--- flow/run.sh ---
#!/bin/bash
# the make line also repeats each setting of config.mk as NAME=value (left out here)
make -C /OpenROAD-flow-scripts/flow DESIGN_CONFIG=/design/flow/config.mk WORK_HOME=/design/flow/orfs CLKGATE_MAP_FILE= finish
--- flow/config.mk ---
export PLATFORM = sky130hd
export DESIGN_NAME = APB_INT_Count
export DESIGN_NICKNAME = APB_INT_Count
export VERILOG_FILES = /design/flow/design.v
export SDC_FILE = /design/flow/constraint.sdc
export NUM_CORES = 4
export LEC_CHECK = 0
export ABC_AREA = 1
export CAP_MARGIN = 5
export CORE_ASPECT_RATIO = 0.5
export CORE_MARGIN = 2
export CORE_UTILIZATION = 72
export CTS_CLUSTER_DIAMETER = 271
export CTS_CLUSTER_SIZE = 10
export HOLD_SLACK_MARGIN = 0.28
export PLACE_DENSITY = 0.45
export SETUP_SLACK_MARGIN = 1.12
export SLEW_MARGIN = 20
export TNS_END_PERCENT = 10
--- flow/constraint.sdc ---
create_clock -name core_clock -period 3.78 [get_ports {PCLK}]
set_input_delay 0.7560 -clock core_clock [delete_from_list [all_inputs] [get_ports {PCLK}]]
set_output_delay 0.7560 -clock core_clock [all_outputs]
set_load 0.01 [all_outputs]
--- flow/design.v ---
module APB_INT_Count#(
    parameter DATA_WIDTH = 32,
    parameter ADDR_WIDTH = 16
) 
(
    input  wire                     PCLK,         
    input  wire                     PRESETn,      
    input  wire                     PSEL,         
    input  wire                     PENABLE,      
    input  wire                     PWRITE,       
    input  wire [ADDR_WIDTH-1:0]    PADDR,        
    input  wire [DATA_WIDTH-1:0]    PWDATA,       
    output reg  [DATA_WIDTH-1:0]    PRDATA,       
    output reg                      PREADY,       
    output reg                      PSLVERR,      
    output  wire                    linux_irq,    
    output  wire                    lim_irq,      
    output  wire                    itim_irq,     
    input  wire                     linux_ack,    
    input  wire                     lim_ack,      
    input  wire                     itim_ack      
);
    reg [DATA_WIDTH-1:0] control_regs[0:3];           
    reg [DATA_WIDTH-1:0] linux_count[0:9];            
    reg [DATA_WIDTH-1:0] lim_count[0:9];              
    reg [DATA_WIDTH-1:0] itim_count[0:9];             
    reg invalid_access;   
    always @(posedge PCLK) begin
        if (!PRESETn) begin
            integer x;
            for (x = 0; x < 10; x = x + 1) begin
                linux_count[x] <= {DATA_WIDTH{1'b0}};
            end
        end else if (PSEL && PENABLE && PWRITE && (PADDR == 16'h0010)) begin
            linux_count[0] <= PWDATA;   
        end else if (linux_irq) begin
            linux_count[0] <= linux_count[0] + 1;
        end else if (linux_ack) begin
            integer j;
            for (j = 9; j > 0; j = j - 1) begin
                linux_count[j] <= linux_count[j-1];
            end
            linux_count[0] <= 0;
        end
    end
    always @(posedge PCLK) begin
        if (!PRESETn) begin
            integer y;
            for (y = 0; y < 10; y = y + 1) begin
                lim_count[y] <= {DATA_WIDTH{1'b0}};
            end
        end else if (PSEL && PENABLE && PWRITE && (PADDR == 16'h0040)) begin
            lim_count[0] <= PWDATA;   
        end else if (lim_irq) begin
            lim_count [0] <= lim_count[0] + 1;
        end else if (lim_ack) begin
            integer k;
            for (k = 9; k > 0; k = k - 1) begin 
                lim_count[k] <= lim_count[k-1];
            end
            lim_count[0] <= 0;
        end
    end
    always @(posedge PCLK) begin
        if (!PRESETn) begin
            integer z;
            for (z = 0; z < 10; z = z + 1) begin
                itim_count[z] <= {DATA_WIDTH{1'b0}};
            end
        end else if (PSEL && PENABLE && PWRITE && (PADDR == 16'h0080)) begin
            itim_count[0] <= PWDATA;   
        end else if (itim_irq) begin
            itim_count [0] <= itim_count[0] + 1;
        end else if (itim_ack) begin
            integer l;
            for (l = 9; l > 0; l = l - 1) begin
                itim_count[l] <= itim_count[l-1];
            end
            itim_count[0] <= 0;
        end
    end 
    localparam [31:0] VERSION = 32'h0000_0001;  
    assign linux_irq = control_regs[1][0];
    assign lim_irq = control_regs[2][0];
    assign itim_irq = control_regs[3][0];
    always @(posedge PCLK or negedge PRESETn) begin
        if (!PRESETn) begin
            integer i;
            for (i = 1; i < 4; i = i + 1) control_regs[i] <= {DATA_WIDTH{1'b0}};
            PREADY <= 1'b0;
            PRDATA <= {DATA_WIDTH{1'b0}};
            PSLVERR <= 1'b0;
            invalid_access <= 1'b0;
        end else begin
            PREADY <= 1'b1;
            PSLVERR <= 1'b0;
            if (linux_ack) begin
                control_regs[1][0] <= 0;
            end
            if (lim_ack) begin
                control_regs[2][0] <= 0;
            end            
            if (itim_ack) begin
                control_regs[3][0] <= 0;
            end
            invalid_access <= 1'b0;
            if (PSEL && PENABLE) begin
                if (PWRITE) begin  
                    case (PADDR)
                        16'h0000, 16'h0004, 16'h0008, 16'h000C:
                            control_regs[(PADDR >> 2)] <= PWDATA;
                        16'h0010, 16'h0040, 16'h0080: ;  
                        default: begin
                            invalid_access <= 1'b1;   
                        end
                    endcase
                end else begin
                    case (PADDR)
                        16'h0000: PRDATA <= VERSION;
                        16'h0004, 16'h0008, 16'h000C: PRDATA <= control_regs[(PADDR >> 2)];
                        16'h0010: PRDATA <= linux_count[0];
                        16'h0014: PRDATA <= linux_count[1];
                        16'h0018: PRDATA <= linux_count[2];
                        16'h001C: PRDATA <= linux_count[3];
                        16'h0020: PRDATA <= linux_count[4];
                        16'h0024: PRDATA <= linux_count[5];
                        16'h0028: PRDATA <= linux_count[6];
                        16'h002C: PRDATA <= linux_count[7];
                        16'h0030: PRDATA <= linux_count[8];
                        16'h0034: PRDATA <= linux_count[9];
                        16'h0040: PRDATA <= lim_count[0];
                        16'h0044: PRDATA <= lim_count[1];
                        16'h0048: PRDATA <= lim_count[2];
                        16'h004C: PRDATA <= lim_count[3];
                        16'h0050: PRDATA <= lim_count[4];
                        16'h0054: PRDATA <= lim_count[5];
                        16'h0058: PRDATA <= lim_count[6];
                        16'h005C: PRDATA <= lim_count[7];
                        16'h0060: PRDATA <= lim_count[8];
                        16'h0064: PRDATA <= lim_count[9];
                        16'h0080: PRDATA <= itim_count[0];
                        16'h0084: PRDATA <= itim_count[1];
                        16'h0088: PRDATA <= itim_count[2];
                        16'h008C: PRDATA <= itim_count[3];
                        16'h0090: PRDATA <= itim_count[4];
                        16'h0094: PRDATA <= itim_count[5];
                        16'h0098: PRDATA <= itim_count[6];
                        16'h009C: PRDATA <= itim_count[7];
                        16'h00A0: PRDATA <= itim_count[8];
                        16'h00A4: PRDATA <= itim_count[9];
                        default: begin
                            PRDATA <= {DATA_WIDTH{1'b0}};   
                            invalid_access <= 1'b1;         
                        end
                    endcase
                end 
                if (invalid_access) begin
                    PSLVERR <= 1'b1;
                    PREADY <= 1'b0;   
                end else begin
                    PSLVERR <= 1'b0;
                    PREADY <= 1'b1;   
                end
            end else begin
                    PREADY <= 1'b0;   
            end
        end
    end
endmodule
==> results_slide.txt, run 1 <==
Flow Results at a Glance

Status
  – Status: complete, no violations

Clock tree
  – H-tree depth: 4
  – CTS tree: done
  – Clk ins delay skew pair: about 750 ps
  – Total CTS buffers: 130
  – Max Root-Sink Buffers: 3
  – Clk sinks: 1123
  – Clk root buf: clkbuf_16
  – Clk slew on worst S/H paths: 60 ps

Timing
  – Fin crit share: approximately three quarters
  – Slew @ Worst Pin: roughly 1100 ps
  – Max-slew headroom: between 20% and 30%
  – Worst hold slack: around 440 ps
  – Achievable clock frequency: around 0.36 GHz
  – RSZ-0062 raised after global routing: yes
  – Clk_skew: about 26 ps
  – Final setup vio count: 0
  – Final Hold Fails: 0
  – Total negative setup slack: 0 ps
  – Final min period: 2810 ps
  – Final slew viol count: 0

Die
  – Die width: 382 um
  – I/O pin cnt: just over 90
  – FP Core Util: ~73%
  – Die Height: approximately 190 um
  – Std cell rows: between 60 and 70
  – Chip area: ~74000 um^2
  – Core box area: just over 70000 um^2

Worst setup path
  – R2R Path End: lim_count[0][25]
  – Worst R2R Setup Slack: between 1000 and 1500 ps
  – Critical path class: flop to primary output
  – Max incr delay on CP: between 600 and 700 ps
  – Crit-path cells: clkdlybuf4s50_1
  – Worst-path fanout max: 7
  – Setup crit start: control_regs[1][0]
  – Reg-to-Reg Start: lim_count[0][1]
  – R2R depth: 8
  – WP buf/inv: 1
  – Cell depth of the worst setup path: 1
  – Worst EP required: roughly 3000 ps
  – Arrival @ worst endpoint: ~2100 ps
  – CP endpoint kind: primary output
  – CP delay by family, top: flip-flops
  – Crit path max-delay cell type: dfrtp_1
  – Crit path to: linux_irq
  – CP startpoint kind: flop

Logic synthesis
  – Mapped Area: 51500 um^2
  – Adders+Majority by Area: less than 1%
  – Synth cell count leaders: o21ai_0, inv_1, a21oi_1
  – Synth area leader: dfxtp_1
  – Xor/xnor share: less than 1%
  – Ys Warns: 5
  – Async SR Flop Fraction: a little under an eighth
  – Top cell type's share of synthesized area: a little under two fifths
  – Net count after synthesis: approximately 7300
  – Main flop type after synthesis: dfxtp_1
  – Cells after Synth: ~7300
  – Post-Synth AOI/OAI Area: between 20% and 30%
  – Cells in synth_stat.txt: between 7000 and 8000
  – Top cell type by instance count after synthesis: o21ai_0
  – Basic Gates by Area: 16.7%
  – Top logic family: AND-OR/OR-AND gates
  – Mux share: 0%
  – Count of library flops with an enable pin: 32
  – Chip area in the Yosys report: around 52000 um^2
  – Distinct cells, synth: ~41
  – Synthesized area per cell: 7.09 um^2
  – Cell area leaders: dfxtp_1, o21ai_0, a21oi_1
  – Post-synth regs: 1123
  – Post-synthesis sequential area ratio: around 46%

GRT
  – GRT Total Usage: approximately 48%
  – Total grt overflow: 0
  – First-pass GRT wire length: ~270 mm
  – Antenna violations before repair: 16
  – Vias in the first global route: about 48000
  – Largest net degree at the start of global routing: between 200 and 250

Job
  – Max-cap viol count: 0
  – Tool warnings: about 50

Power
  – Comb power frac: 7.3%
  – Power Density: between 400 and 500 nW/um^2
  – Pleak: approximately 23 nW
  – Sequential power share: between 40% and 50%
  – Switching share of power: 25.7%
  – Sw Pwr: 6.76 mW
  – Maximum vdd drop: approximately 0.00048 V
  – Clk network pwr share: 43.4%
  – Comb pwr: between 1.5 and 2 mW
  – Internal Power: about 20 mW
  – Power Clock: around 11 mW
  – Sequential power: roughly 13 mW
  – Max power group: registers

Min path
  – Hold Path Stages: 2
  – Hold Startpoint: itim_count[9][23]
  – Worst Hold End: itim_count[9][23]
  – Hold crit path type: flop to flop

Final layout
  – Fillcell total: 4538
  – Layout Utilization: slightly above 80%
  – Area delta synth->final: 12.3%
  – Net count reported at finish: ~7300

Placed design
  – Port buffer count: ~90
  – Final Wtd Congestion: around 1.1
  – Dpl hpwl: between 100 and 150 mm

Detailed routing
  – Drt initial violations: ~9500
  – Residual DRC: 0
  – Vias: 53100
  – Final ANT Viol Nets: 0
  – Final Routed Wirelength: 188 mm
  – Drt wl/cell: 22.9 um
  – TritonRoute pass-1 iters: 11
  – Drt via density: 6.47
-- what timing repair did --
action / 4_1_cts / 5_1_grt
endpoints found under the hold margin: 2 / 0
buffers inserted: 3 / 14
hold buffers: 1 / 0
pin swaps: 3 / 3
setup endpoints to repair: 450 / 604
gates cloned: 3 / 8
gates resized: 24 / 54
-- final cells by class --
class | instances | area, um^2 | area share, %
Sequential cell | 1123 | 23500 | 40.6
Clock inverter | 10 | 148 | 0.255
Antenna cell | 9 | 22.5 | 0.0389
Clock buffer | 175 | 3510 | 6.06
Multi-Input combinational cell | 4570 | 21900 | 37.9
Tap cell | 958 | 1200 | 2.07
Timing Repair Buffer | 296 | 3530 | 6.10
Inverter | 1071 | 4030 | 6.97
-- through the flow --
| step | total power [mW] | worst slack [ps] | instance area [um^2] | instances |
|---|---|---|---|---|
| final | 26.3 | 966 | 57800 | 8212 |
| after detailed placement | 14.9 | 77.7 | 53500 | 7989 |
| after global routing | 26.9 | 1020 | 57800 | 8203 |
| after global placement | 14.8 | 150 | 53500 | 7989 |
| after CTS | 26.0 | 1050 | 57300 | 8181 |
| after floorplan | 14.2 | 820 | 51600 | 7269 |
-- metal layers --
| layer | share of wire (%) | track usage (%) | routed length, um | vias up |
|---|---|---|---|---|
| met3 | 17 | 18.3 | 31300 | 805 |
| met5 | 0.080 | 0 | 151 | - |
| met2 | 41 | 69.7 | 76200 | 4192 |
| li1 | - | - | - | 23700 |
| met1 | 36 | 62.7 | 68100 | 24400 |
| met4 | 6.5 | 28.2 | 12200 | 22 |
==> inputs of run 2 (changes only) <==
Settings changed: ABC_AREA 1 to unset, CAP_MARGIN 5 to 20, CORE_ASPECT_RATIO 0.5 to unset, CORE_UTILIZATION 72 to 56, CTS_CLUSTER_DIAMETER 271 to unset, CTS_CLUSTER_SIZE 10 to unset, HOLD_SLACK_MARGIN 0.28 to unset, PLACE_DENSITY 0.45 to unset, SETUP_SLACK_MARGIN 1.12 to unset, TNS_END_PERCENT 10 to unset.
Clock period 3.78 ns to 4.51 ns, I/O delays scaled along.
==> run 2 against run 1 <==
  * Clock power down 18%
  * Final cell count fell by 15%
  * Hold slack got worse by 250 ps
  * Largest cell class is now combinational gates
==> results_slide.txt, run 2 <==
Flow Results at a Glance

Clock tree
  – Resized cells post-CTS: 0 (-100%)
  – Hold_buf cts: 0 (-1)
  – Clk slew on worst S/H paths: 60 ps (about the same)
  – Setup Fix Bufs, Post-CTS: 0 (-3)
  – Clk sinks: 1091 (-2.8%)
  – CTS tree: done
  – H-tree depth: 3 (-1)
  – Clk root buf: clkbuf_16
  – Total CTS buffers: 111 (-15%)
  – Max Root-Sink Buffers: 3 (unchanged)
  – Clk ins delay skew pair: 710 ps (-40 ps)

Timing
  – Slew @ Worst Pin: 1230 ps (+134 ps)
  – Final slew viol count: 0 (unchanged)
  – RSZ-0062 raised after global routing: no
  – Clk_skew: 32.1 ps (+5.99 ps)
  – Final Hold Fails: 0 (unchanged)
  – Max-slew headroom: 18.3% (-8.7 points)
  – Worst Slack Setup Final: 630 ps (-336 ps)
  – Achievable clock frequency: ~0.26 GHz
  – Worst hold slack: 188 ps (-254 ps)
  – Final setup vio count: 0 (unchanged)
  – Fin crit share: 86.0% (+12 points)
  – Total negative setup slack: 0 ps (unchanged)
  – Final min period: slightly below 4000 ps

GRT
  – Largest net degree at the start of global routing: 163 (-25%)
  – Antenna violations before repair: 6 (-10)
  – First-pass GRT wire length: 273 mm (-0.65%)
  – Total grt overflow: 0 (unchanged)
  – GRT Total Usage: 42.4% (-6.1 points)
  – Vias in the first global route: 41100 (-14%)

Detailed routing
  – Final ANT Viol Nets: 0 (unchanged)
  – Drt wl/cell: 26.7 um (+17%)
  – Drt initial violations: 5225 (-45%)
  – Drt via density: 6.49 (+0.35%)
  – Vias: 45500 (-14%)
  – Residual DRC: 0 (unchanged)
  – Final Routed Wirelength: 188 mm (-0.21%)
  – TritonRoute pass-1 iters: 7 (-4)

Worst setup path
  – CP endpoint kind: flop
  – Setup crit start: PADDR[7]
  – CP delay by family, top: simple AND/OR/NAND/NOR gates
  – Worst-path fanout max: 13 (+6)
  – WP buf/inv: 2 (+1)
  – Arrival @ worst endpoint: 4520 ps (+2460 ps)
  – Worst R2R Setup Slack: 1300 ps (about the same)
  – CP startpoint kind: input pin
  – Critical path class: input pin to flop
  – R2R depth: 8 (unchanged)
  – Crit path max-delay cell type: nor4_4
  – Reg-to-Reg Start: linux_count[0][0]
  – Crit-path cells: clkdlybuf4s50_1 > or4b_1 > nor4_4 > buf_4 > nand2_1 > o21ai_0 > a221oi_1 > nand4_1 > a22o_1
  – Max incr delay on CP: 890 ps (+210 ps)
  – R2R Path End: linux_count[0][24]
  – Cell depth of the worst setup path: 9 (+8)
  – Crit path to: PRDATA[27]
  – Worst EP required: 5150 ps (+2130 ps)

Logic synthesis
  – Distinct cells, synth: 82 (+100%)
  – Synth cell count leaders: nand2_1, a21oi_1, dfxtp_1
  – Top logic family: AND-OR/OR-AND gates
  – Cells after Synth: 5902 (-19%)
  – Cell area leaders: dfxtp_1, nand2_1, a21oi_1
  – Xor/xnor share: 0.519% (+0.026 points)
  – Basic Gates by Area: 21.8% (+5.1 points)
  – Cells in synth_stat.txt: 5902 (-19%)
  – Count of library flops with an enable pin: 0 (-100%)
  – Top cell type's share of synthesized area: 40.7% (+3.4 points)
  – Synthesized area per cell: 8.00 um^2 (+13%)
  – Post-synth regs: 1091 (-2.8%)
  – Ys Warns: 5 (unchanged)
  – Mux share: 3.03% (+3.0 points)
  – Chip area in the Yosys report: 47200 um^2 (-8.3%)
  – Top cell type by instance count after synthesis: nand2_1
  – Net count after synthesis: 5961 (-19%)
  – Post-Synth AOI/OAI Area: 21.9% (-3.0 points)
  – Adders+Majority by Area: 0.0795% (+0.0066 points)
  – Post-synthesis sequential area ratio: 47.6% (+2.1 points)
  – Mapped Area: 47200 um^2 (-8.3%)
  – Main flop type after synthesis: dfxtp_1
  – Synth area leader: dfxtp_1
  – Async SR Flop Fraction: 12.0% (+0.34 points)

Die
  – Chip area: 86700 um^2 (+17%)
  – FP Core Util: 56.5% (-16 points)
  – Die Height: 294 um (+52%)
  – Std cell rows: 106 (+54%)
  – Die width: 294 um (-23%)
  – I/O pin cnt: 93 (unchanged)
  – Core box area: 83600 um^2 (+18%)

Min path
  – Hold crit path type: input pin to asynchronous set/reset pin

Power
  – Internal Power: 15.2 mW (-22%)
  – Pleak: 18.4 nW (-20%)
  – Switching share of power: 23.6% (-2.1 points)
  – Sequential power share: 48.5% (-0.8 points)
  – Max power group: registers
  – Power Clock: 9.39 mW (-18%)
  – Comb pwr: 0.883 mW (-54%)
  – Clk network pwr share: 47.1% (+3.7 points)
  – Maximum vdd drop: 0.000341 V (-29%)
  – Pwr Total: 19.9 mW (-24%)
  – Sequential power: 9.67 mW (-26%)
  – Power Density: 371 nW/um^2 (-19%)
  – Sw Pwr: 4.70 mW (-30%)
  – Comb power frac: 4.4% (-2.9 points)

Placed design
  – Port buffer count: 92 (unchanged)
  – Dpl hpwl: 119 mm (-2.9%)
  – Final Wtd Congestion: 1.00 (-8.1%)
  – Setup slack at placement: 163 ps (+84.9 ps)

Final layout
  – Net count reported at finish: 5894 (-19%)
  – Area delta synth->final: 13.9%
  – Layout Utilization: 64.4% (-17 points)

Job
  – Tool warnings: 44 (-12%)
  – Max-cap viol count: 0 (unchanged)

Status
  – Status: complete, no violations
run 2: metrics by stage:
stage / cell area, um^2 / std cells
2_1_floorplan: 47200 / 5902
3_3_place_gp: 50000 / 6801
3_5_place_dp: 50100 / 6802
4_1_cts: 53800 / 7010
5_1_grt: 53800 / 7012
6_report: 53800 / 7014
run 2: per-layer routing:
metal  wire length (um)  global-route usage [%]
met5                 40                       0
met4              16000                    30.6
met3              20100                    8.20
met2              80200                    63.2
met1              71200                    55.0
run 2: cell type report:
class	count	area, um^2
fillers	7377	29800
inverters	12	52.6
diodes	4	10.0
flip-flops and latches	1091	22500
clock inverters	37	367
multi-input cells	4299	22700
repair buffers	320	3430
well taps	1080	1350
clock buffers	171	3350
==> inputs of run 3 (changes only) <==
Settings changed: ABC_AREA set to 1, CELL_PAD_IN_SITES_DETAIL_PLACEMENT set to 0, CORE_ASPECT_RATIO set to 0.72, CORE_UTILIZATION 56 to 67, CTS_CLUSTER_DIAMETER set to 347, CTS_CLUSTER_SIZE set to 14, GPL_ROUTABILITY_DRIVEN set to 0, MAX_ROUTING_LAYER set to met4, MIN_ROUTING_LAYER set to met1, PLACE_DENSITY_LB_ADDON set to 0.06, SETUP_SLACK_MARGIN set to -0.45, TNS_END_PERCENT set to 60.
Clock period 4.51 ns to 6.09 ns, I/O delays scaled along.
==> run 3 against run 2 <==
  * Sequential power decreased by 17%
  * Flip-flop count rose by 32
  * Sequential share of layout area rose by 0.80 points
  * Total power fell by 27%
  * Final cell count up 16%
  * Clock power shrank 42%
  * Combinational power rose by about 20%
  * Via count up 8.1%
  * Largest cell class is now registers
  * Highest routed layer is now met4
==> results_slide.txt, run 3 <==
Flow Results at a Glance

Clock tree
  – Clk ins delay skew pair: 690 ps (-20 ps)
  – Max Root-Sink Buffers: 3 (unchanged)
  – Resized cells post-CTS: 0 (unchanged)
  – Clk root buf: clkbuf_16
  – Total CTS buffers: 90 (-19%)
  – Setup Fix Bufs, Post-CTS: 0 (unchanged)
  – H-tree depth: 3 (unchanged)
  – CTS tree: done
  – Hold_buf cts: 0 (unchanged)
  – Clk slew on worst S/H paths: 70 ps (about the same)
  – Clk sinks: 1123 (+2.9%)

Detailed routing
  – Vias: 49200 (+8.1%)
  – Routed met3 length: 21.9 mm (+8.9%)
  – DR WL met2: 64.7 mm (-19%)
  – Metal-1 WL: 67.0 mm (-5.9%)
  – Drt initial violations: 7429 (+42%)
  – Final Routed Wirelength: 161 mm (-14%)
  – TritonRoute pass-1 iters: 8 (+1)
  – Residual DRC: 0 (unchanged)
  – Drt via density: 6.07 (-6.4%)
  – Drt wl/cell: 19.8 um (-26%)
  – Top Layer Used: met4
  – Final ANT Viol Nets: 0 (unchanged)

GRT
  – Antenna violations before repair: 5 (-1)
  – Vias in the first global route: 43000 (+4.8%)
  – Total grt overflow: 0 (unchanged)
  – First-pass GRT wire length: 248 mm (-9.3%)
  – Largest net degree at the start of global routing: 280 (+72%)
  – GRT Total Usage: 41.3% (-1.1 points)

Worst setup path
  – CP delay by family, top: simple AND/OR/NAND/NOR gates
  – Worst-path fanout max: 31 (+18)
  – Reg-to-Reg Start: control_regs[2][0]
  – Crit path max-delay cell type: nor2_4
  – Setup crit start: PADDR[11]
  – CP startpoint kind: input pin
  – Most used cell, CP: nand2_1
  – Crit-path cells: clkdlybuf4s50_1 > nor2_1 > nand2_1 > nor2_4 > buf_12 > nand2_1 > o21ai_0 > nor2_1 > nand2_1 > nor2_1 > nand2_1 > nand2_1 > nand2_1
  – Worst R2R Setup Slack: 3470 ps (+2170 ps)
  – Cell depth of the worst setup path: 13 (+4)
  – Worst EP required: 6710 ps (+1560 ps)
  – Crit path to: PRDATA[30]
  – R2R depth: 5 (-3)
  – CP endpoint kind: flop
  – WP buf/inv: 2 (unchanged)
  – R2R Path End: lim_count[4][5]
  – Critical path class: input pin to flop
  – Arrival @ worst endpoint: 4620 ps (+100 ps)
  – Max incr delay on CP: 790 ps (-100 ps)

Timing
  – Slew @ Worst Pin: 1240 ps (+10.1 ps)
  – Fin crit share: 65.7% (-20 points)
  – Total negative setup slack: 0 ps (unchanged)
  – Achievable clock frequency: 0.250 GHz
  – RSZ-0062 raised after global routing: no
  – Final min period: 4000 ps
  – Final setup vio count: 0 (unchanged)
  – Max-slew headroom: 17.6% (-0.67 points)
  – Clk_skew: 29.4 ps (-2.74 ps)
  – Final Hold Fails: 0 (unchanged)
  – Final slew viol count: 0 (unchanged)

Logic synthesis
  – Post-synthesis sequential area ratio: 45.5% (-2.1 points)
  – Top cell type by instance count after synthesis: o21ai_0
  – Async SR Flop Fraction: 11.7% (-0.34 points)
  – Cell area leaders: dfxtp_1, o21ai_0, a21oi_1
  – Synthesized area per cell: 7.09 um^2 (-11%)
  – Top logic family: AND-OR/OR-AND gates
  – Net count after synthesis: 7328 (+23%)
  – Mux share: 0% (-3.0 points)
  – Adders+Majority by Area: 0.0729% (-0.0066 points)
  – Distinct cells, synth: 41 (-50%)
  – Post-Synth AOI/OAI Area: 24.9% (+3.0 points)
  – Main flop type after synthesis: dfxtp_1
  – Mapped Area: 51500 um^2 (+9.1%)
  – Count of library flops with an enable pin: 32 (+32)
  – Chip area in the Yosys report: 51500 um^2 (+9.1%)
  – Cells after Synth: 7269 (+23%)
  – Cells in synth_stat.txt: 7269 (+23%)
  – Synth cell count leaders: o21ai_0, inv_1, a21oi_1
  – Xor/xnor share: 0.493% (-0.026 points)
  – Top cell type's share of synthesized area: 37.3% (-3.4 points)
  – Basic Gates by Area: 16.7% (-5.1 points)
  – Synth area leader: dfxtp_1
  – Post-synth regs: 1123 (+2.9%)
  – Ys Warns: 5 (unchanged)

Power
  – Sequential power: 8.02 mW (-17%)
  – Switching share of power: 25.4% (+1.8 points)
  – Internal Power: 10.8 mW (-29%)
  – Sequential power share: 55.2% (+6.7 points)
  – Maximum vdd drop: 0.000212 V (-38%)
  – Max power group: registers
  – Pleak: 21.5 nW (+17%)
  – Power Density: 264 nW/um^2 (-29%)
  – Power Clock: 5.45 mW (-42%)
  – Sw Pwr: 3.68 mW (-22%)
  – Clk network pwr share: 37.5% (-9.6 points)
  – Comb power frac: 7.3% (+2.9 points)
  – Comb pwr: 1.05 mW (+20%)

Die
  – Std cell rows: 86 (-19%)
  – Die width: 331 um (+12%)
  – I/O pin cnt: 93 (unchanged)
  – FP Core Util: 67.5% (+11 points)
  – Die Height: 239 um (-19%)
  – Core box area: 76300 um^2 (-8.7%)
  – Chip area: 79200 um^2 (-8.7%)

Final layout
  – Final Instance Count excl. Fillers: 8103 (+16%)
  – Net count reported at finish: 7109 (+21%)
  – Layout Utilization: 72.1% (+7.8 points)
  – Area delta synth->final: 6.79%

Status
  – Status: complete, no violations

Placed design
  – Port buffer count: 92 (unchanged)
  – Dpl hpwl: 107 mm (-10%)
  – Dpl cells: 7970 (+17%)

Min path
  – Hold Path Stages: 2
  – Hold Startpoint: lim_count[9][5]
  – Hold crit path type: flop to flop
  – Worst Hold End: lim_count[9][5]

Job
  – Tool warnings: 59 (+34%)
  – Max-cap viol count: 0 (unchanged)
run 3: per-layer routing:
layer | global-route usage, % | vias up
met5 | - | -
met4 | 16.5 | 0
met2 | 55.5 | 2812
li1 | - | 23400
met1 | 59.2 | 22600
met3 | 10.0 | 407
run 3: final cells by class:
type | count | area (um^2)
flip-flops and latches | 1123 | 23500
clock buffers | 123 | 2420
fillers | 6379 | 21300
clock inverters | 6 | 82.6
repair buffers | 195 | 1990
diodes | 4 | 10.0
inverters | 1071 | 4020
multi-input cells | 4569 | 21800
well taps | 1012 | 1270
run 3: metrics by stage:
stage | power, mW | instance area, um^2 | setup WS (ps) | hold slack [ps]
3_5_place_dp | 9.19 | 52500 | 1440 | 436
2_1_floorplan | 8.82 | 51500 | 1100 | 403
5_1_grt | 15.0 | 55000 | 1970 | 459
3_3_place_gp | 9.14 | 52500 | 1480 | 432
6_report | 14.5 | 55000 | 2090 | 447
4_1_cts | 14.5 | 55000 | 2130 | 446
==> inputs of run 4 (changes only) <==
Settings changed: CELL_PAD_IN_SITES_DETAIL_PLACEMENT 0 to unset, CORE_ASPECT_RATIO 0.72 to 0.54, CORE_MARGIN 2 to 3, CORE_UTILIZATION 67 to 62, CTS_CLUSTER_DIAMETER 347 to 259, CTS_CLUSTER_SIZE 14 to unset, GPL_ROUTABILITY_DRIVEN 0 to 1, HOLD_SLACK_MARGIN set to -0.02, MAX_ROUTING_LAYER met4 to unset, MIN_ROUTING_LAYER met1 to unset, PLACE_DENSITY_LB_ADDON 0.06 to 0.16, SETUP_SLACK_MARGIN -0.45 to -0.37, TNS_END_PERCENT 60 to 10.
Clock period 6.09 ns to 10.2 ns, I/O delays scaled along.
==> run 4 against run 3 <==
  * Critical path type unchanged
  * First-iteration DRC count shrank 3.2%
  * Largest power group unchanged
  * Count of clock-buffer cells in the layout up 19
  * Final cell count up 1.1%
  * Flip-flop count stayed put
  * Core utilization decreased by 3.8 points
  * Worst setup slack gained 2400 ps
==> results_slide.txt, run 4 <==
Flow Results at a Glance

Power
  – Internal Power: 6.90 mW (-36%)
  – Sw Pwr: 2.32 mW (-37%)
  – Sequential power share: 52.0% (-3.2 points)
  – Comb power frac: 6.6% (-0.7 points)
  – Comb pwr: 0.605 mW (-42%)
  – Power Clock: 3.82 mW (-30%)
  – Power Density: 167 nW/um^2 (-37%)
  – Clk network pwr share: 41.4% (+3.9 points)
  – Switching share of power: 25.2% (-0.18 points)
  – Maximum vdd drop: 0.000147 V (-30%)
  – Pleak: 21.6 nW (+0.45%)
  – Sequential power: 4.79 mW (-40%)
  – Max power group: registers

Placed design
  – Final Wtd Congestion: between 0.9 and 1
  – Dpl hpwl: 112 mm (+5.0%)
  – Dpl cells: 8008 (+0.48%)
  – Setup slack at placement: 3920 ps (+2480 ps)
  – Port buffer count: 92 (unchanged)

Die
  – FP Core Util: 63.6% (-3.9 points)
  – Die width: 398 um (+20%)
  – Core box area: 81000 um^2 (+6.2%)
  – I/O pin cnt: 93 (unchanged)
  – Std cell rows: 76 (-12%)
  – Die Height: 218 um (-9.0%)
  – Chip area: 86800 um^2 (+9.6%)

Clock tree
  – CTS tree: done
  – Total CTS buffers: 99 (+10%)
  – Clk root buf: clkbuf_16
  – Hold_buf cts: 0 (unchanged)
  – Clk ins delay skew pair: 710 ps (+20 ps)
  – Max Root-Sink Buffers: 3 (unchanged)
  – Clk sinks: 1123 (unchanged)
  – Setup Fix Bufs, Post-CTS: 0 (unchanged)
  – Clk slew on worst S/H paths: 60 ps (about the same)
  – H-tree depth: 3 (unchanged)
  – Resized cells post-CTS: 0 (unchanged)

Logic synthesis
  – Post-synthesis sequential area ratio: 45.5% (unchanged)
  – Synth area leader: dfxtp_1
  – Distinct cells, synth: 41 (unchanged)
  – Mux share: 0% (unchanged)
  – Chip area in the Yosys report: 51500 um^2 (unchanged)
  – Top logic family: AND-OR/OR-AND gates
  – Top cell type by instance count after synthesis: o21ai_0
  – Synthesized area per cell: 7.09 um^2 (unchanged)
  – Net count after synthesis: 7328 (unchanged)
  – Ys Warns: 5 (unchanged)
  – Count of library flops with an enable pin: 32 (unchanged)
  – Cells after Synth: 7269 (unchanged)
  – Xor/xnor share: 0.493% (unchanged)
  – Synth cell count leaders: o21ai_0, inv_1, a21oi_1
  – Main flop type after synthesis: dfxtp_1
  – Basic Gates by Area: 16.7% (unchanged)
  – Post-Synth AOI/OAI Area: 24.9% (unchanged)
  – Post-synth regs: 1123 (unchanged)
  – Async SR Flop Fraction: 11.7% (unchanged)
  – Top cell type's share of synthesized area: 37.3% (unchanged)
  – Adders+Majority by Area: 0.0729% (unchanged)
  – Mapped Area: 51500 um^2 (unchanged)
  – Cell area leaders: dfxtp_1, o21ai_0, a21oi_1
  – Cells in synth_stat.txt: 7269 (unchanged)

Worst setup path
  – R2R Path End: lim_count[0][20]
  – Most used cell, CP: buf_4
  – Worst-path fanout max: 100 (+220%)
  – Max incr delay on CP: 760 ps (-30 ps)
  – Arrival @ worst endpoint: 6330 ps (+1710 ps)
  – CP startpoint kind: input pin
  – R2R depth: 10 (+5)
  – Cell depth of the worst setup path: 11 (-2)
  – Setup crit start: PADDR[3]
  – WP buf/inv: 4 (+2)
  – Worst EP required: 10830 ps (+4120 ps)
  – Crit path to: lim_count[4][6]
  – CP endpoint kind: flop
  – Crit-path cells: clkdlybuf4s50_1 > nor2_4 > buf_4 > nand2_4 > nor2_4 > nand3_4 > nand3_4 > buf_4 > buf_4 > o21ai_0 > a21oi_1
  – Reg-to-Reg Start: lim_count[0][1]
  – Crit path max-delay cell type: buf_4
  – Worst R2R Setup Slack: 6890 ps (+3420 ps)
  – Critical path class: input pin to flop
  – CP delay by family, top: buffers and inverters

Status
  – Status: complete, no violations

Min path
  – Hold crit path type: flop to flop
  – Worst Hold End: itim_count[9][27]
  – Hold Startpoint: itim_count[9][27]
  – Hold Path Stages: 2 (unchanged)

Timing
  – RSZ-0062 raised after global routing: no
  – Final setup vio count: 0 (unchanged)
  – Max-slew headroom: 22.2% (+4.6 points)
  – Achievable clock frequency: between 0.15 and 0.2 GHz
  – Worst Slack Setup Final: 4500 ps (+2400 ps)
  – Clk_skew: 28.1 ps (-1.32 ps)
  – Final slew viol count: 0 (unchanged)
  – Final min period: around 5700 ps
  – Total negative setup slack: 0 ps (unchanged)
  – Slew @ Worst Pin: 1170 ps (-69.1 ps)
  – Fin crit share: 55.9% (-9.7 points)
  – Final Hold Fails: 0 (unchanged)
  – Worst hold slack: 445 ps (-1.47 ps)

GRT
  – Vias in the first global route: 42300 (-1.7%)
  – GRT Total Usage: 37.6% (-3.7 points)
  – Antenna violations before repair: 18 (+13)
  – First-pass GRT wire length: 252 mm (+1.8%)
  – Largest net degree at the start of global routing: 311 (+11%)
  – Total grt overflow: 0 (unchanged)

Detailed routing
  – Residual DRC: 0 (unchanged)
  – Drt wl/cell: 20.4 um (+2.8%)
  – TritonRoute pass-1 iters: 7 (-1)
  – Final Routed Wirelength: 167 mm (+3.9%)
  – Metal-1 WL: 74.8 mm (+12%)
  – Top Layer Used: met5
  – Vias: 48200 (-2.0%)
  – Routed met3 length: 24.5 mm (+12%)
  – DR WL met2: 62.8 mm (-2.9%)
  – Drt initial violations: 7191 (-3.2%)
  – Drt via density: 5.88 (-3.1%)
  – Final ANT Viol Nets: 0 (unchanged)

Final layout
  – Fillcell total: 7004 (+9.8%)
  – Combinational gate area: 21800 um^2 (about the same)
  – Layout Utilization: 68.3% (-3.8 points)
  – Net count reported at finish: 7076 (-0.46%)
  – Area delta synth->final: 7.42%
  – Total area of sequential cells: 23500 um^2 (unchanged)
  – Final Instance Count excl. Fillers: 8194 (+1.1%)

Job
  – Tool warnings: 66 (+12%)
  – Max-cap viol count: 0 (unchanged)
[run 4: final cells by class]
cell class	instances	share of cell area, %
sequential	1123	42.4
multi-input combinational	4569	39.3
inverter	1071	7.26
clock buffer	142	5.19
timing repair buffer	153	2.70
tap	1092	2.47
clock inverter	36	0.624
antenna	8	0.0362
[run 4: routing by layer]
layer / global-route usage, % / vias to the layer above
met5: 0 / -
met4: 10.9 / 12
met3: 13.2 / 278
met2: 48.0 / 2487
met1: 58.1 / 22100
li1: - / 23300
[run 4: through the flow]
stage / area (um^2) / power (mW)
floorplan: 51500 / 5.26
global placement: 52100 / 5.44
detailed placement: 52100 / 5.47
CTS: 55300 / 9.22
global route: 55300 / 9.52
finish: 55300 / 9.22
==> inputs of run 5 (changes only) <==
Settings changed: ABC_AREA 1 to unset, CORE_ASPECT_RATIO 0.54 to unset, CORE_MARGIN 3 to 2, CORE_UTILIZATION 62 to 36, CTS_CLUSTER_DIAMETER 259 to unset, GPL_ROUTABILITY_DRIVEN 1 to unset, HOLD_SLACK_MARGIN -0.02 to unset, PLACE_DENSITY_LB_ADDON 0.16 to unset, SETUP_SLACK_MARGIN -0.37 to unset, TNS_END_PERCENT 10 to unset.
==> run 5 against run 4 <==
  * Hold slack gained 9.4 ps
  * Highest routed layer unchanged
  * Sequential power down 11%
  * Synthesized area shrank 8.3%
==> results_slide.txt, run 5 <==
Flow Results at a Glance

Worst setup path
  – Cell depth of the worst setup path: 9 (-2)
  – WP buf/inv: 3 (-1)
  – Crit path max-delay cell type: clkdlybuf4s50_1
  – Critical path class: input pin to flop
  – CP endpoint kind: flop
  – Max incr delay on CP: 990 ps (+230 ps)
  – Arrival @ worst endpoint: 6740 ps (+410 ps)
  – R2R depth: 7 (-3)
  – Reg-to-Reg Start: control_regs[2][0]
  – Crit-path cells: clkdlybuf4s50_1 > or4b_1 > nor4_4 > buf_4 > nand2_2 > nand3_4 > buf_4 > nand2_1 > a21oi_1
  – Most used cell, CP: buf_4
  – CP delay by family, top: simple AND/OR/NAND/NOR gates
  – R2R Path End: lim_count[3][22]
  – Crit path to: lim_count[8][28]
  – CP startpoint kind: input pin
  – Worst R2R Setup Slack: 6540 ps (-350 ps)
  – Setup crit start: PADDR[6]
  – Worst-path fanout max: 70 (-30%)
  – Worst EP required: 10810 ps (-20 ps)

Logic synthesis
  – Cells in synth_stat.txt: 5902 (-19%)
  – Ys Warns: 5 (unchanged)
  – Post-Synth AOI/OAI Area: 21.9% (-3.0 points)
  – Basic Gates by Area: 21.8% (+5.1 points)
  – Cells after Synth: 5902 (-19%)
  – Adders+Majority by Area: 0.0795% (+0.0066 points)
  – Synthesized area per cell: 8.00 um^2 (+13%)
  – Distinct cells, synth: 82 (+100%)
  – Mapped Area: 47200 um^2 (-8.3%)
  – Post-synthesis sequential area ratio: 47.6% (+2.1 points)
  – Top cell type by instance count after synthesis: nand2_1
  – Net count after synthesis: 5961 (-19%)
  – Chip area in the Yosys report: 47200 um^2 (-8.3%)
  – Async SR Flop Fraction: 12.0% (+0.34 points)
  – Synth cell count leaders: nand2_1, a21oi_1, dfxtp_1
  – Post-synth regs: 1091 (-2.8%)
  – Mux share: 3.03% (+3.0 points)
  – Synth area leader: dfxtp_1
  – Top cell type's share of synthesized area: 40.7% (+3.4 points)
  – Count of library flops with an enable pin: 0 (-100%)
  – Main flop type after synthesis: dfxtp_1
  – Xor/xnor share: 0.519% (+0.026 points)
  – Top logic family: AND-OR/OR-AND gates
  – Cell area leaders: dfxtp_1, nand2_1, a21oi_1

Power
  – Sequential power: 4.27 mW (-11%)
  – Power Clock: 4.23 mW (+11%)
  – Switching share of power: 23.8% (-1.4 points)
  – Power Density: 166 nW/um^2 (-0.32%)
  – Pleak: 17.8 nW (-18%)
  – Internal Power: 6.75 mW (-2.1%)
  – Comb power frac: 4.0% (-2.6 points)
  – Sw Pwr: 2.11 mW (-9.3%)
  – Maximum vdd drop: 0.000113 V (-23%)
  – Comb pwr: 0.359 mW (-41%)
  – Sequential power share: 48.2% (-3.8 points)
  – Max power group: registers
  – Clk network pwr share: 47.7% (+6.3 points)

Clock tree
  – Resized cells post-CTS: 0 (unchanged)
  – Clk root buf: clkbuf_16
  – Clk ins delay skew pair: 720 ps (about the same)
  – Clk sinks: 1091 (-2.8%)
  – Setup Fix Bufs, Post-CTS: 0 (unchanged)
  – CTS tree: done
  – Total CTS buffers: 112 (+13%)
  – Clk slew on worst S/H paths: 60 ps (about the same)
  – H-tree depth: 3 (unchanged)
  – Hold_buf cts: 0 (unchanged)
  – Max Root-Sink Buffers: 3 (unchanged)

Detailed routing
  – Vias: 44900 (-6.8%)
  – Drt via density: 5.92 (+0.61%)
  – Residual DRC: 0 (unchanged)
  – TritonRoute pass-1 iters: 9 (+2)
  – Drt wl/cell: 25.2 um (+24%)
  – Drt initial violations: 6448 (-10%)
  – Final ANT Viol Nets: 0 (unchanged)
  – Final Routed Wirelength: 191 mm (+14%)

Timing
  – Worst hold slack: 455 ps (+9.40 ps)
  – Final Hold Fails: 0 (unchanged)
  – Max-slew headroom: 17.4% (-4.9 points)
  – Clk_skew: 28.6 ps (+0.535 ps)
  – Final slew viol count: 0 (unchanged)
  – Achievable clock frequency: 0.163 GHz (-6.9%)
  – Total negative setup slack: 0 ps (unchanged)
  – Slew @ Worst Pin: 1230 ps (+60.0 ps)
  – Final setup vio count: 0 (unchanged)
  – RSZ-0062 raised after global routing: no
  – Fin crit share: 60.0% (+4.1 points)
  – Worst Slack Setup Final: 4080 ps (-420 ps)
  – Final min period: 6120 ps (+420 ps)

Final layout
  – Area delta synth->final: 13.0%
  – Net count reported at finish: 5804 (-18%)

Placed design
  – Dpl hpwl: 119 mm (+6.4%)
  – Setup slack at placement: 3560 ps (-358 ps)
  – Port buffer count: 92 (unchanged)
  – Final Wtd Congestion: 0.992 (+0.64%)

Status
  – Status: complete, no violations

Min path
  – Hold Startpoint: linux_count[9][1]
  – Hold crit path type: flop to flop
  – Hold Path Stages: 2 (unchanged)
  – Worst Hold End: linux_count[9][1]

GRT
  – Antenna violations before repair: 14 (-4)
  – Total grt overflow: 0 (unchanged)
  – First-pass GRT wire length: 278 mm (+10%)
  – Largest net degree at the start of global routing: 228 (-27%)
  – Vias in the first global route: 40800 (-3.5%)
  – GRT Total Usage: 27.3% (-10 points)

Die
  – Die Height: 366 um (+68%)
  – Std cell rows: 132 (+74%)
  – Die width: 366 um (-8.1%)
  – Core box area: 130000 um^2 (+60%)
  – I/O pin cnt: 93 (unchanged)
  – Chip area: 134000 um^2 (+55%)
  – FP Core Util: 36.4% (-27 points)

Job
  – Tool warnings: 51 (-23%)
  – Max-cap viol count: 0 (unchanged)
[run 5: per-stage QoR]
stage	utilization [%]	power [mW]	std cells	cell area, um^2
after floorplan	-	4.57	5902	47200
after CTS	41.0	8.88	7582	53300
after global placement	38.1	4.71	7368	49500
final	41.1	8.86	7589	53400
after global routing	41.1	9.08	7586	53300
after detailed placement	38.1	4.72	7370	49500
[run 5: final cells by class]
type | instances | area (um^2)
clock inverters | 40 | 397
multi-input cells | 4299 | 22800
clock buffers | 172 | 3340
diodes | 4 | 10.0
flip-flops and latches | 1091 | 22500
well taps | 1742 | 2180
inverters | 12 | 52.6
fillers | 13100 | 76500
repair buffers | 229 | 2100
[run 5: layer usage]
metal  wire, um  part of all wire [%]  track usage [%]
met5         59                 0.031                0
met2      81600                    43             40.7
met3      20000                    10             5.32
met1      77600                    41             36.7
met4      11900                   6.2             15.7
==> inputs of run 6 (changes only) <==
Settings changed: CAP_MARGIN 20 to 5, CORE_UTILIZATION 36 to 72, CTS_CLUSTER_DIAMETER set to 93, CTS_CLUSTER_SIZE set to 14.
Clock period 10.2 ns to 5.34 ns, I/O delays scaled along.
==> run 6 against run 5 <==
  * Still clean
  * Final cell count shrank 12%
  * Combinational power grew 94%
  * Sequential share of layout area grew 1.6 points
  * Critical endpoint is now PRDATA[23]
  * Highest routed layer unchanged
==> results_slide.txt, run 6 <==
Flow Results at a Glance

Status
  – Status: complete, no violations

Power
  – Power Density: 290 nW/um^2 (+74%)
  – Internal Power: 11.4 mW (+68%)
  – Power Clock: 6.05 mW (+43%)
  – Sequential power: 8.16 mW (+91%)
  – Maximum vdd drop: 0.000264 V (+130%)
  – Sw Pwr: 3.53 mW (+68%)
  – Max power group: registers
  – Comb power frac: 4.7% (+0.7 points)
  – Switching share of power: 23.7% (-0.086 points)
  – Sequential power share: 54.7% (+6.5 points)
  – Pwr Total: 14.9 mW (+68%)
  – Pleak: 17.4 nW (-2.2%)
  – Comb pwr: 0.695 mW (+94%)
  – Clk network pwr share: 40.6% (-7.1 points)

Placed design
  – Final Wtd Congestion: 1.02 (+2.8%)
  – Dpl hpwl: 111 mm (-7.1%)
  – Setup slack at placement: 808 ps (-2750 ps)
  – Cell Area, Placed: 49000 um^2 (-1.1%)
  – Port buffer count: 92 (unchanged)
  – Dpl cells: 6531 (-11%)

GRT
  – GRT Total Usage: 51.1% (+24 points)
  – GR peak layer: met2
  – Grt met1 use: 62.7% (+26 points)
  – First-pass GRT wire length: 261 mm (-6.2%)
  – Global Route met2 Usage: 73.0% (+32 points)
  – Largest net degree at the start of global routing: 205 (-10%)
  – Vias in the first global route: 42300 (+3.7%)
  – Total grt overflow: 0 (unchanged)
  – M3 GR Usage: 15.8% (+10 points)
  – Antenna violations before repair: 13 (-1)

Logic synthesis
  – Basic Gates by Area: 21.8% (unchanged)
  – Main flop type after synthesis: dfxtp_1
  – Cell area leaders: dfxtp_1, nand2_1, a21oi_1
  – Chip area in the Yosys report: 47200 um^2 (unchanged)
  – Net count after synthesis: 5961 (unchanged)
  – Mapped Area: 47200 um^2 (unchanged)
  – Post-synth regs: 1091 (unchanged)
  – Distinct cells, synth: 82 (unchanged)
  – Post-synthesis sequential area ratio: 47.6% (unchanged)
  – Async SR Flop Fraction: 12.0% (unchanged)
  – Top logic family: AND-OR/OR-AND gates
  – Mux share: 3.03% (unchanged)
  – Xor/xnor share: 0.519% (unchanged)
  – Top cell type by instance count after synthesis: nand2_1
  – Ys Warns: 5 (unchanged)
  – Synth cell count leaders: nand2_1, a21oi_1, dfxtp_1
  – Top cell type's share of synthesized area: 40.7% (unchanged)
  – Adders+Majority by Area: 0.0795% (unchanged)
  – Synthesized area per cell: 8.00 um^2 (unchanged)
  – Post-Synth AOI/OAI Area: 21.9% (unchanged)
  – Cells in synth_stat.txt: 5902 (unchanged)
  – Synth area leader: dfxtp_1
  – Count of library flops with an enable pin: 0 (unchanged)
  – Cells after Synth: 5902 (unchanged)

Clock tree
  – H-tree depth: 3 (unchanged)
  – Hold_buf cts: 0 (unchanged)
  – Total CTS buffers: 87 (-22%)
  – Resized cells post-CTS: 0 (unchanged)
  – Setup Fix Bufs, Post-CTS: 0 (unchanged)
  – CTS tree: done
  – Clk sinks: 1091 (unchanged)
  – Clk ins delay skew pair: 660 ps (-60 ps)
  – Clk slew on worst S/H paths: 70 ps (about the same)
  – Clk root buf: clkbuf_16
  – Max Root-Sink Buffers: 3 (unchanged)

Die
  – FP Core Util: 73.0% (+37 points)
  – Core box area: 64700 um^2 (-50%)
  – Chip area: 67600 um^2 (-50%)
  – I/O pin cnt: 93 (unchanged)
  – Die width: 260 um (-29%)
  – Die Height: 260 um (-29%)
  – Std cell rows: 93 (-30%)

Final layout
  – Combinational gate area: 22700 um^2 (-0.16%)
  – Layout Utilization: 79.5% (+38 points)
  – Net count reported at finish: 5826 (+0.38%)
  – Area delta synth->final: 8.98%
  – Total area of sequential cells: 22500 um^2 (unchanged)
  – Final Instance Count excl. Fillers: 6675 (-12%)
  – Fillcell total: 4511 (-66%)
  – Post-route cell area: 51500 um^2 (-3.6%)

Worst setup path
  – Most used cell, CP: buf_4
  – Crit path to: PRDATA[23]
  – CP endpoint kind: flop
  – Cell depth of the worst setup path: 10 (+1)
  – Arrival @ worst endpoint: 4590 ps (-2150 ps)
  – CP delay by family, top: simple AND/OR/NAND/NOR gates
  – Max incr delay on CP: 830 ps (-160 ps)
  – Setup crit start: PADDR[1]
  – Worst R2R Setup Slack: 2040 ps (-4500 ps)
  – Crit-path cells: clkdlybuf4s50_1 > or4_1 > buf_4 > nor4_4 > buf_4 > a22oi_1 > nand4_1 > or3_1 > nor4_1 > o21ai_0
  – Worst-path fanout max: 10 (-86%)
  – Worst EP required: 5910 ps (-4900 ps)
  – WP buf/inv: 3 (unchanged)
  – R2R depth: 6 (-1)
  – R2R Path End: lim_count[3][17]
  – Crit path max-delay cell type: or4_1
  – Reg-to-Reg Start: control_regs[2][0]
  – Critical path class: input pin to flop
  – CP startpoint kind: input pin

Timing
  – Worst Slack Setup Final: 1320 ps (-2750 ps)
  – Slew @ Worst Pin: 1410 ps (+188 ps)
  – RSZ-0062 raised after global routing: no
  – Clk_skew: 16.9 ps (-11.7 ps)
  – Achievable clock frequency: 0.249 GHz
  – Final Hold Fails: 0 (unchanged)
  – Final setup vio count: 0 (unchanged)
  – Total negative setup slack: 0 ps (unchanged)
  – Worst hold slack: 373 ps (-81.3 ps)
  – Max-slew headroom: 4.69% (-13 points)
  – Final min period: around 4000 ps
  – Fin crit share: 75.2% (+15 points)
  – Final slew viol count: 0 (unchanged)

Detailed routing
  – Drt initial violations: 7942 (+23%)
  – TritonRoute pass-1 iters: 10 (+1)
  – Drt wl/cell: 26.3 um (+4.5%)
  – Drt via density: 6.95 (+17%)
  – Vias: 46400 (+3.3%)
  – Final Routed Wirelength: 176 mm (-8.1%)
  – Residual DRC: 0 (unchanged)
  – Final ANT Viol Nets: 0 (unchanged)

Job
  – Max-cap viol count: 0 (unchanged)
  – Tool warnings: 59 (+16%)

Min path
  – Hold crit path type: input pin to asynchronous set/reset pin
## run 6: metal layers
layer | up-vias | routed length (um) | share of wire [%]
met1 | 21500 | 58400 | 33
met2 | 3553 | 71800 | 41
met3 | 1022 | 26400 | 15
met4 | 14 | 19000 | 11
met5 | - | 92 | 0.052
li1 | 20300 | - | -
## run 6: final cells by class
| cell class | count | share of cell area (%) |
|---|---|---|
| multi-input combinational | 4299 | 44.2 |
| clock inverter | 2 | 0.0705 |
| tap | 855 | 2.08 |
| antenna | 8 | 0.0389 |
| timing repair buffer | 276 | 5.13 |
| clock buffer | 132 | 4.68 |
| sequential | 1091 | 43.7 |
| inverter | 12 | 0.102 |
==> inputs of run 7 (changes only) <==
Settings changed: ABC_AREA set to 0, CAP_MARGIN 5 to 20, CELL_PAD_IN_SITES_DETAIL_PLACEMENT set to 0, CORE_ASPECT_RATIO set to 0.72, CORE_UTILIZATION 72 to 70, CTS_CLUSTER_DIAMETER 93 to 317, CTS_CLUSTER_SIZE 14 to 15, GPL_ROUTABILITY_DRIVEN set to 1, MIN_ROUTING_LAYER set to met1, PLACE_DENSITY_LB_ADDON set to 0.0, SETUP_SLACK_MARGIN set to 1.12, TNS_END_PERCENT set to 60.
Clock period 5.34 ns to 3.89 ns, I/O delays scaled along.
==> run 7 against run 6 <==
  * Critical path depth is 2 higher
  * Largest cell class unchanged
  * Worst setup slack worse by 300 ps
  * Clock skew is 2.3 ps higher
  * Via count is 6.9% higher
  * Die area is 2.9% higher
  * Still clean on timing, DRC and antenna
  * Routed wire length is 12% higher
  * Combinational power is 76% higher
  * Core utilization is 2.9 points higher
  * Critical path type unchanged
  * Critical endpoint is now PRDATA[7]
  * Sequential share of layout area is 2.6 points lower
==> results_slide.txt, run 7 <==
Flow Results at a Glance

Status
  – Status: complete, no violations

Worst setup path
  – Max incr delay on CP: 660 ps (-170 ps)
  – Worst R2R Setup Slack: 1210 ps (-830 ps)
  – Arrival @ worst endpoint: 3480 ps (-1110 ps)
  – R2R depth: 7 (+1)
  – CP endpoint kind: flop
  – Worst EP required: 4500 ps (-1410 ps)
  – Worst-path fanout max: 6 (-4)
  – WP buf/inv: 5 (+2)
  – Crit path max-delay cell type: or4_4
  – CP delay by family, top: simple AND/OR/NAND/NOR gates
  – Setup crit start: PADDR[12]
  – Crit-path cells: dlygate4sd2_1 > or4_4 > buf_12 > nor4_4 > buf_6 > buf_4 > buf_4 > a22o_1 > a221oi_1 > nand4_1 > a2111oi_2 > o21ai_1
  – CP startpoint kind: input pin
  – Reg-to-Reg Start: itim_count[0][0]
  – Most used cell, CP: buf_4
  – Crit path to: PRDATA[7]
  – R2R Path End: itim_count[0][20]
  – Critical path class: input pin to flop
  – Cell depth of the worst setup path: 12 (+2)

Logic synthesis
  – Mux share: 3.03% (unchanged)
  – Cells in synth_stat.txt: 5902 (unchanged)
  – Top logic family: AND-OR/OR-AND gates
  – Synthesized area per cell: 8.00 um^2 (unchanged)
  – Top cell type's share of synthesized area: 40.7% (unchanged)
  – Post-synthesis sequential area ratio: 47.6% (unchanged)
  – Count of library flops with an enable pin: 0 (unchanged)
  – Net count after synthesis: 5961 (unchanged)
  – Xor/xnor share: 0.519% (unchanged)
  – Synth cell count leaders: nand2_1, a21oi_1, dfxtp_1
  – Main flop type after synthesis: dfxtp_1
  – Top cell type by instance count after synthesis: nand2_1
  – Cells after Synth: 5902 (unchanged)
  – Adders+Majority by Area: 0.0795% (unchanged)
  – Post-synth regs: 1091 (unchanged)
  – Chip area in the Yosys report: 47200 um^2 (unchanged)
  – Async SR Flop Fraction: 12.0% (unchanged)
  – Cell area leaders: dfxtp_1, nand2_1, a21oi_1
  – Mapped Area: 47200 um^2 (unchanged)
  – Distinct cells, synth: 82 (unchanged)
  – Basic Gates by Area: 21.8% (unchanged)
  – Post-Synth AOI/OAI Area: 21.9% (unchanged)
  – Ys Warns: 5 (unchanged)
  – Synth area leader: dfxtp_1

Power
  – Comb pwr: 1.22 mW (+76%)
  – Power Clock: 8.21 mW (+36%)
  – Max power group: registers
  – Switching share of power: 24.5% (+0.79 points)
  – Sequential power: 11.2 mW (+37%)
  – Sequential power share: 54.3% (-0.4 points)
  – Power Density: 377 nW/um^2 (+30%)
  – Pleak: 19.0 nW (+9.4%)
  – Clk network pwr share: 39.8% (-0.8 points)
  – Maximum vdd drop: 0.000454 V (+72%)
  – Sw Pwr: 5.05 mW (+43%)
  – Internal Power: 15.6 mW (+37%)
  – Comb power frac: 5.9% (+1.2 points)

Die
  – Std cell rows: 80 (-14%)
  – Die Height: 224 um (-14%)
  – FP Core Util: 71.0% (-1.9 points)
  – Chip area: 69600 um^2 (+2.9%)
  – Core box area: 66500 um^2 (+2.7%)
  – I/O pin cnt: 93 (unchanged)
  – Die width: 310 um (+19%)

GRT
  – Antenna violations before repair: 15 (+2)
  – Largest net degree at the start of global routing: 125 (-39%)
  – Vias in the first global route: 43700 (+3.3%)
  – Total grt overflow: 0 (unchanged)
  – First-pass GRT wire length: 275 mm (+5.5%)
  – GRT Total Usage: 52.8% (+1.7 points)

Detailed routing
  – Drt via density: 7.16 (+3.0%)
  – Final Routed Wirelength: 196 mm (+12%)
  – Drt wl/cell: 28.3 um (+7.6%)
  – Drt initial violations: 10500 (+32%)
  – Final ANT Viol Nets: 0 (unchanged)
  – Residual DRC: 0 (unchanged)
  – TritonRoute pass-1 iters: 20 (+10)
  – Vias: 49600 (+6.9%)

Clock tree
  – Clk sinks: 1091 (unchanged)
  – Total CTS buffers: 82 (-5.7%)
  – Clk ins delay skew pair: 690 ps (+30 ps)
  – Clk slew on worst S/H paths: 80 ps (about the same)
  – CTS tree: done
  – Hold_buf cts: 0 (unchanged)
  – H-tree depth: 3 (unchanged)
  – Max Root-Sink Buffers: 3 (unchanged)
  – Clk root buf: clkbuf_16

Timing
  – Total negative setup slack: 0 ps (unchanged)
  – Final min period: roughly 2900 ps
  – Slew @ Worst Pin: 895 ps (-520 ps)
  – Final slew viol count: 0 (unchanged)
  – RSZ-0062 raised after global routing: yes
  – Final Hold Fails: 0 (unchanged)
  – Achievable clock frequency: 0.348 GHz
  – Final setup vio count: 0 (unchanged)
  – Max-slew headroom: 39.7% (+35 points)
  – Clk_skew: 19.2 ps (+2.33 ps)
  – Fin crit share: 73.8% (-1.4 points)

Final layout
  – Net count reported at finish: 6026 (+3.4%)
  – Area delta synth->final: 16.0%
  – Post-route cell area: 54800 um^2 (+6.4%)
  – Combinational gate area: 23000 um^2 (+1.2%)
  – Layout Utilization: 82.4% (+2.9 points)
  – Total area of sequential cells: 22500 um^2 (about the same)
  – Fillcell total: 4321 (-4.2%)

Placed design
  – Dpl hpwl: 120 mm (+8.5%)
  – Cell Area, Placed: 50800 um^2 (+3.8%)
  – Port buffer count: 92 (unchanged)
  – Final Wtd Congestion: 1.06 (+3.6%)

Job
  – Tool warnings: 46 (-22%)
  – Max-cap viol count: 0 (unchanged)

Min path
  – Hold crit path type: input pin to asynchronous set/reset pin
==> run 7: metal layers <==
layer	vias to the layer above	GRT usage [%]	share of wire [%]	routed length [um]
li1	20800	-	-	-
met1	22900	68.9	34	66200
met2	4620	70.4	38	73600
met3	1315	21.5	19	37500
met4	16	37.1	9.6	18800
met5	-	0.282	0.064	126
==> run 7: repair_timing <==
action,CTS,global route
cloned,7,23
pin swaps,18,21
setup endpoints to repair,1040,817
setup buffers,36,26
gates resized,55,56
==> run 7: cell type report <==
class | count | area share [%]
Antenna cell | 15 | 0.0685
Clock buffer | 123 | 4.18
Clock inverter | 4 | 0.105
Inverter | 12 | 0.0960
Multi-Input combinational cell | 4303 | 42.0
Sequential cell | 1091 | 41.1
Tap cell | 902 | 2.06
Timing Repair Buffer | 477 | 10.4
==> run 7: stage by stage <==
step | cells | hold slack, ps | total power [mW] | worst slack (ps)
after floorplan | 5902 | 393 | 12.1 | 949
after global placement | 6693 | 421 | 12.5 | -357
after detailed placement | 6693 | 421 | 12.5 | -396
after CTS | 6863 | 49.3 | 20.4 | 1060
after global routing | 6914 | 62.5 | 20.9 | 1060
final | 6927 | 69.9 | 20.6 | 1020
==> inputs of run 8 (changes only) <==
Settings changed: ABC_AREA 0 to unset, CELL_PAD_IN_SITES_DETAIL_PLACEMENT 0 to unset, CORE_ASPECT_RATIO 0.72 to unset, CORE_UTILIZATION 70 to 65, CTS_CLUSTER_DIAMETER 317 to unset, CTS_CLUSTER_SIZE 15 to unset, GPL_ROUTABILITY_DRIVEN 1 to unset, MIN_ROUTING_LAYER met1 to unset, PLACE_DENSITY_LB_ADDON 0.0 to unset, SETUP_SLACK_MARGIN 1.12 to unset, TNS_END_PERCENT 60 to unset.
Clock period 3.89 ns to 4.83 ns, I/O delays scaled along.
==> run 8 against run 7 <==
  * Total power fell by 10%
  * Count of clock-buffer cells in the layout is 43 higher
  * Clock power grew 6.5%
  * Hold slack better by 220 ps
  * Synthesized area unchanged
  * Highest routed layer unchanged
  * Combinational power is 35% lower
  * Largest power group unchanged
  * Final cell count is 1.0% lower
  * Non-clock buffer count down 179
  * Flip-flop count unchanged
  * Worst setup slack worse by 59 ps
==> results_slide.txt, run 8 <==
Flow Results at a Glance

Logic synthesis
  – Main flop type after synthesis: dfxtp_1
  – Distinct cells, synth: 82 (unchanged)
  – Count of library flops with an enable pin: 0 (unchanged)
  – Ys Warns: 5 (unchanged)
  – Post-synthesis sequential area ratio: 47.6% (unchanged)
  – Chip area in the Yosys report: 47200 um^2 (unchanged)
  – Net count after synthesis: 5961 (unchanged)
  – Xor/xnor share: 0.519% (unchanged)
  – Top cell type's share of synthesized area: 40.7% (unchanged)
  – Post-synth regs: 1091 (unchanged)
  – Basic Gates by Area: 21.8% (unchanged)
  – Cells in synth_stat.txt: 5902 (unchanged)
  – Mapped Area: 47200 um^2 (unchanged)
  – Synth cell count leaders: nand2_1, a21oi_1, dfxtp_1
  – Mux share: 3.03% (unchanged)
  – Cells after Synth: 5902 (unchanged)
  – Cell area leaders: dfxtp_1, nand2_1, a21oi_1
  – Top logic family: AND-OR/OR-AND gates
  – Synth area leader: dfxtp_1
  – Async SR Flop Fraction: 12.0% (unchanged)
  – Adders+Majority by Area: 0.0795% (unchanged)
  – Post-Synth AOI/OAI Area: 21.9% (unchanged)
  – Top cell type by instance count after synthesis: nand2_1
  – Synthesized area per cell: 8.00 um^2 (unchanged)

Timing
  – Clk_skew: 21.6 ps (+2.36 ps)
  – Slew @ Worst Pin: 1210 ps (+315 ps)
  – Fin crit share: 80.1% (+6.3 points)
  – Max-slew headroom: 19.1% (-21 points)
  – Achievable clock frequency: 0.258 GHz
  – Final min period: 3870 ps
  – Total negative setup slack: 0 ps (unchanged)
  – Worst hold slack: 293 ps (+223 ps)
  – Final setup vio count: 0 (unchanged)
  – Final slew viol count: 0 (unchanged)
  – RSZ-0062 raised after global routing: no
  – Final Hold Fails: 0 (unchanged)

Power
  – Comb power frac: 4.3% (-1.6 points)
  – Switching share of power: 23.5% (-0.99 points)
  – Power Density: 349 nW/um^2 (-7.4%)
  – Clk network pwr share: 47.1% (+7.3 points)
  – Sequential power: 9.03 mW (-19%)
  – Comb pwr: 0.791 mW (-35%)
  – Sw Pwr: 4.36 mW (-14%)
  – Max power group: registers
  – Maximum vdd drop: 0.000423 V (-6.9%)
  – Pleak: 18.2 nW (-4.4%)
  – Sequential power share: 48.6% (-5.7 points)
  – Internal Power: 14.2 mW (-8.9%)
  – Power Clock: 8.74 mW (+6.5%)

Clock tree
  – Clk root buf: clkbuf_16
  – Clk sinks: 1091 (unchanged)
  – Clk slew on worst S/H paths: 60 ps (-20 ps)
  – Setup Fix Bufs, Post-CTS: 0 (-100%)
  – CTS tree: done
  – Max Root-Sink Buffers: 3 (unchanged)
  – Clk ins delay skew pair: 700 ps (about the same)
  – Hold_buf cts: 0 (unchanged)
  – Resized cells post-CTS: 0 (-100%)
  – H-tree depth: 3 (unchanged)
  – Total CTS buffers: 108 (+32%)

Placed design
  – Port buffer count: 92 (unchanged)
  – Dpl cells: 6649 (-0.66%)
  – Dpl hpwl: 114 mm (-4.8%)
  – Final Wtd Congestion: 0.980 (-7.2%)

Detailed routing
  – Drt initial violations: 6869 (-35%)
  – Drt via density: 6.73 (-6.0%)
  – Vias: 46200 (-6.9%)
  – Residual DRC: 0 (unchanged)
  – Final ANT Viol Nets: 0 (unchanged)
  – Final Routed Wirelength: 181 mm (-7.6%)
  – Drt wl/cell: 26.5 um (-6.6%)
  – TritonRoute pass-1 iters: 10 (-50%)

Worst setup path
  – Setup crit start: PADDR[9]
  – R2R depth: 8 (+1)
  – Crit path to: PRDATA[14]
  – Arrival @ worst endpoint: 4500 ps (+1020 ps)
  – Worst-path fanout max: 17 (+11)
  – CP endpoint kind: flop
  – Critical path class: input pin to flop
  – Worst R2R Setup Slack: 1500 ps (+290 ps)
  – R2R Path End: linux_count[0][24]
  – CP delay by family, top: simple AND/OR/NAND/NOR gates
  – Cell depth of the worst setup path: 8 (-4)
  – Crit-path cells: clkdlybuf4s50_1 > or4_4 > nor2_1 > and2_1 > o211ai_1 > nand4_1 > nor4_1 > o21ai_1
  – Reg-to-Reg Start: linux_count[0][0]
  – Worst EP required: 5460 ps (+960 ps)
  – Crit path max-delay cell type: or4_4
  – WP buf/inv: 1 (-4)
  – CP startpoint kind: input pin
  – Max incr delay on CP: 810 ps (+150 ps)

Die
  – Die width: 274 um (-12%)
  – Chip area: 74800 um^2 (+7.5%)
  – FP Core Util: 65.8% (-5.2 points)
  – Std cell rows: 98 (+23%)
  – Die Height: 274 um (+22%)
  – I/O pin cnt: 93 (unchanged)
  – Core box area: 71700 um^2 (+7.9%)

Final layout
  – Fillcell total: 5542 (+28%)
  – Final Instance Count excl. Fillers: 6855 (-1.0%)
  – Net count reported at finish: 5869 (-2.6%)
  – Area delta synth->final: 12.6%

GRT
  – Total grt overflow: 0 (unchanged)
  – Antenna violations before repair: 6 (-9)
  – First-pass GRT wire length: 268 mm (-2.8%)
  – Vias in the first global route: 42700 (-2.2%)
  – Largest net degree at the start of global routing: 171 (+37%)
  – GRT Total Usage: 47.5% (-5.3 points)

Min path
  – Hold crit path type: input pin to asynchronous set/reset pin

Job
  – Tool warnings: 44 (-4.3%)
  – Max-cap viol count: 0 (unchanged)

Status
  – Status: complete, no violations
-- run 8: cell type report --
type | instances | area (um^2) | share of cell area [%]
Sequential cell | 1091 | 22500 | 42.3
Multi-Input combinational cell | 4299 | 22700 | 42.7
Inverter | 12 | 52.6 | 0.0988
Timing Repair Buffer | 298 | 3040 | 5.71
Tap cell | 950 | 1190 | 2.24
Clock buffer | 166 | 3250 | 6.11
Clock inverter | 36 | 435 | 0.819
Antenna cell | 3 | 7.51 | 0.0141
-- run 8: layer usage --
metal	global-route usage (%)	share of wire (%)	wire (um)
met1	59.3	35	63300
met5	0	0.044	79
met4	39.6	10	19000
met2	69.1	41	74700
met3	12.0	13	24400
-- run 8: through the flow --
step                      util [%]  cell area (um^2)  power (mW)  setup slack (ps)
final                         74.1             53200        18.6               961
after global routing          74.1             53200        18.9               895
after CTS                     74.1             53200        18.5              1100
after detailed placement      69.0             49500        9.98               421
after global placement        69.0             49500        9.98               457
after floorplan                  -             47200        9.65              1520
Power and IR drop assume default switching activity.
